==> run a <==
// pe_tile_new_unq1
module pe_tile_new_unq1 (
clk,
config_addr,
config_data,
out_BUS16_S0_T0,
in_BUS16_S0_T0,
out_BUS16_S0_T1,
in_BUS16_S0_T1,
out_BUS16_S0_T2,
in_BUS16_S0_T2,
out_BUS16_S0_T3,
in_BUS16_S0_T3,
out_BUS16_S0_T4,
in_BUS16_S0_T4,
out_BUS16_S1_T0,
in_BUS16_S1_T0,
out_BUS16_S1_T1,
in_BUS16_S1_T1,
out_BUS16_S1_T2,
in_BUS16_S1_T2,
out_BUS16_S1_T3,
in_BUS16_S1_T3,
out_BUS16_S1_T4,
in_BUS16_S1_T4,
out_BUS16_S2_T0,
in_BUS16_S2_T0,
out_BUS16_S2_T1,
in_BUS16_S2_T1,
out_BUS16_S2_T2,
in_BUS16_S2_T2,
out_BUS16_S2_T3,
in_BUS16_S2_T3,
out_BUS16_S2_T4,
in_BUS16_S2_T4,
out_BUS16_S3_T0,
in_BUS16_S3_T0,
out_BUS16_S3_T1,
in_BUS16_S3_T1,
out_BUS16_S3_T2,
in_BUS16_S3_T2,
out_BUS16_S3_T3,
in_BUS16_S3_T3,
out_BUS16_S3_T4,
in_BUS16_S3_T4,
out_BUS1_S0_T0,
in_BUS1_S0_T0,
out_BUS1_S0_T1,
in_BUS1_S0_T1,
out_BUS1_S0_T2,
in_BUS1_S0_T2,
out_BUS1_S0_T3,
in_BUS1_S0_T3,
out_BUS1_S0_T4,
in_BUS1_S0_T4,
out_BUS1_S1_T0,
in_BUS1_S1_T0,
out_BUS1_S1_T1,
in_BUS1_S1_T1,
out_BUS1_S1_T2,
in_BUS1_S1_T2,
out_BUS1_S1_T3,
in_BUS1_S1_T3,
out_BUS1_S1_T4,
in_BUS1_S1_T4,
out_BUS1_S2_T0,
in_BUS1_S2_T0,
out_BUS1_S2_T1,
in_BUS1_S2_T1,
out_BUS1_S2_T2,
in_BUS1_S2_T2,
out_BUS1_S2_T3,
in_BUS1_S2_T3,
out_BUS1_S2_T4,
in_BUS1_S2_T4,
out_BUS1_S3_T0,
in_BUS1_S3_T0,
out_BUS1_S3_T1,
in_BUS1_S3_T1,
out_BUS1_S3_T2,
in_BUS1_S3_T2,
out_BUS1_S3_T3,
in_BUS1_S3_T3,
out_BUS1_S3_T4,
in_BUS1_S3_T4,
reset,
tile_id
);
  input clk;
  input [31:0] config_addr;
  input [31:0] config_data;
  output [15:0] out_BUS16_S0_T0;
  input [15:0] in_BUS16_S0_T0;
  output [15:0] out_BUS16_S0_T1;
  input [15:0] in_BUS16_S0_T1;
  output [15:0] out_BUS16_S0_T2;
  input [15:0] in_BUS16_S0_T2;
  output [15:0] out_BUS16_S0_T3;
  input [15:0] in_BUS16_S0_T3;
  output [15:0] out_BUS16_S0_T4;
  input [15:0] in_BUS16_S0_T4;
  output [15:0] out_BUS16_S1_T0;
  input [15:0] in_BUS16_S1_T0;
  output [15:0] out_BUS16_S1_T1;
  input [15:0] in_BUS16_S1_T1;
  output [15:0] out_BUS16_S1_T2;
  input [15:0] in_BUS16_S1_T2;
  output [15:0] out_BUS16_S1_T3;
  input [15:0] in_BUS16_S1_T3;
  output [15:0] out_BUS16_S1_T4;
  input [15:0] in_BUS16_S1_T4;
  output [15:0] out_BUS16_S2_T0;
  ...
clock: 20.0 ns
lec_check: 0
cap_margin: 20
core_margin: 2
core_utilization: 40
cts_cluster_size: 82
hold_slack_margin: -0.07
slew_margin: 20
run.sh (not shown) runs the stock make flow with config.mk's settings and CLKGATE_MAP_FILE=.
==> run b: changes against run a <==
Settings changed: ABC_AREA set to 1, CORE_UTILIZATION 40 to 69, CTS_CLUSTER_SIZE 82 to 97, HOLD_SLACK_MARGIN -0.07 to not set, PLACE_DENSITY set to 0.37.
==> flow/constraint.sdc (replaced) <==
create_clock -name core_clock -period 11.1 [get_ports {clk}]
set_input_delay 2.2200 -clock core_clock [delete_from_list [all_inputs] [get_ports {clk}]]
set_output_delay 2.2200 -clock core_clock [all_outputs]
set_load 0.01 [all_outputs]
==> run c: changes against run a <==
Settings changed: CORE_UTILIZATION 40 to 45, CTS_CLUSTER_SIZE 82 to not set, HOLD_SLACK_MARGIN -0.07 to not set.
==> flow/constraint.sdc (replaced) <==
create_clock -name core_clock -period 10.6 [get_ports {clk}]
set_input_delay 2.1200 -clock core_clock [delete_from_list [all_inputs] [get_ports {clk}]]
set_output_delay 2.1200 -clock core_clock [all_outputs]
set_load 0.01 [all_outputs]
==> run d: changes against run a <==
Settings changed: ABC_AREA set to 0, CAP_MARGIN 20 to 40, CELL_PAD_IN_SITES_GLOBAL_PLACEMENT set to 1, CORE_ASPECT_RATIO set to 0.86, CORE_MARGIN 2 to 4, CORE_UTILIZATION 40 to 49, CTS_CLUSTER_DIAMETER set to 244, CTS_CLUSTER_SIZE 82 to 46, GPL_TIMING_DRIVEN set to 0, MAX_ROUTING_LAYER set to met5, MIN_ROUTING_LAYER set to met2, SLEW_MARGIN 20 to 40.
==> summary of the runs <==
Against run c, the register-to-register slack of run a is better by 9600 ps. Run b did not get past global routing. Run a finished with timing, DRC and antenna clean. Run d did not get past global routing with GRT-0116. Run c reached the layout checks and failed them: negative setup slack. In run a the sequential power is lower than in run c, by about 47%. Of run a and run c, run a has the higher clock skew (gap 37 ps). Against run a, the cell area of run c is higher by 24%. Wire length: run a is smaller than run c (about 9%). In run c the clock power is higher than in run a, by 86%. Count of clock-buffer cells in the layout: run c is higher than run a (1). Against run c, the cell count of run a is lower by about 11%.
==> figures <==
| item | run a | run d | run c | run b |
|---|---|---|---|---|
| DR pass1 iterations | 8 | - | 10 | - |
| Crit-path max cell delay | 700 ps | - | 530 ps | - |
| Worst hold slack across all endpoints | 458 ps | - | 500 ps | - |
| Number of buffers added on ports | 761 | 759 | 761 | 761 |
| Post-synthesis mux area share | 14.7% | 14.7% | 14.7% | 0% |
| Number of non-filler instances in the completed layout | 8592 | - | 9680 | - |
| Chip Width | 361 microns | 356 microns | 341 microns | 272 microns |
| Max IR drop VDD | 0.0000997 V | - | 0.000228 V | - |
| Seq cells | 552 | - | 552 | - |
| Hold path endpoint | sb_wide.config_sb[17] | - | sb_1b.config_sb[43] | - |
| Total nets after synthesis | 7192 | 7192 | 7192 | 8465 |
| Critical Path End Type | primary output | - | primary output | - |
| Xor/xnor cell area share of the yosys netlist | 1.63% | 1.63% | 1.63% | 1.47% |
| Tapcells inserted | 1662 | - | 1500 | - |
| Number of design-rule violations left by the first detailed-router iteration | 8771 | - | 11000 | - |
| Result of the run | finished clean | aborted with a tool error | failed layout checks | aborted with a tool error |
| Last stage reached | - | global routing | - | global routing |
| Reasons for failing layout checks | - | - | negative setup slack | - |
| Cell internal power dissipation | 2.61 mW | - | 6.55 mW | - |
| Post-layout net count | 7695 | - | 8933 | - |
Power figures rest on the tool's default switching activity, not on a simulated workload.
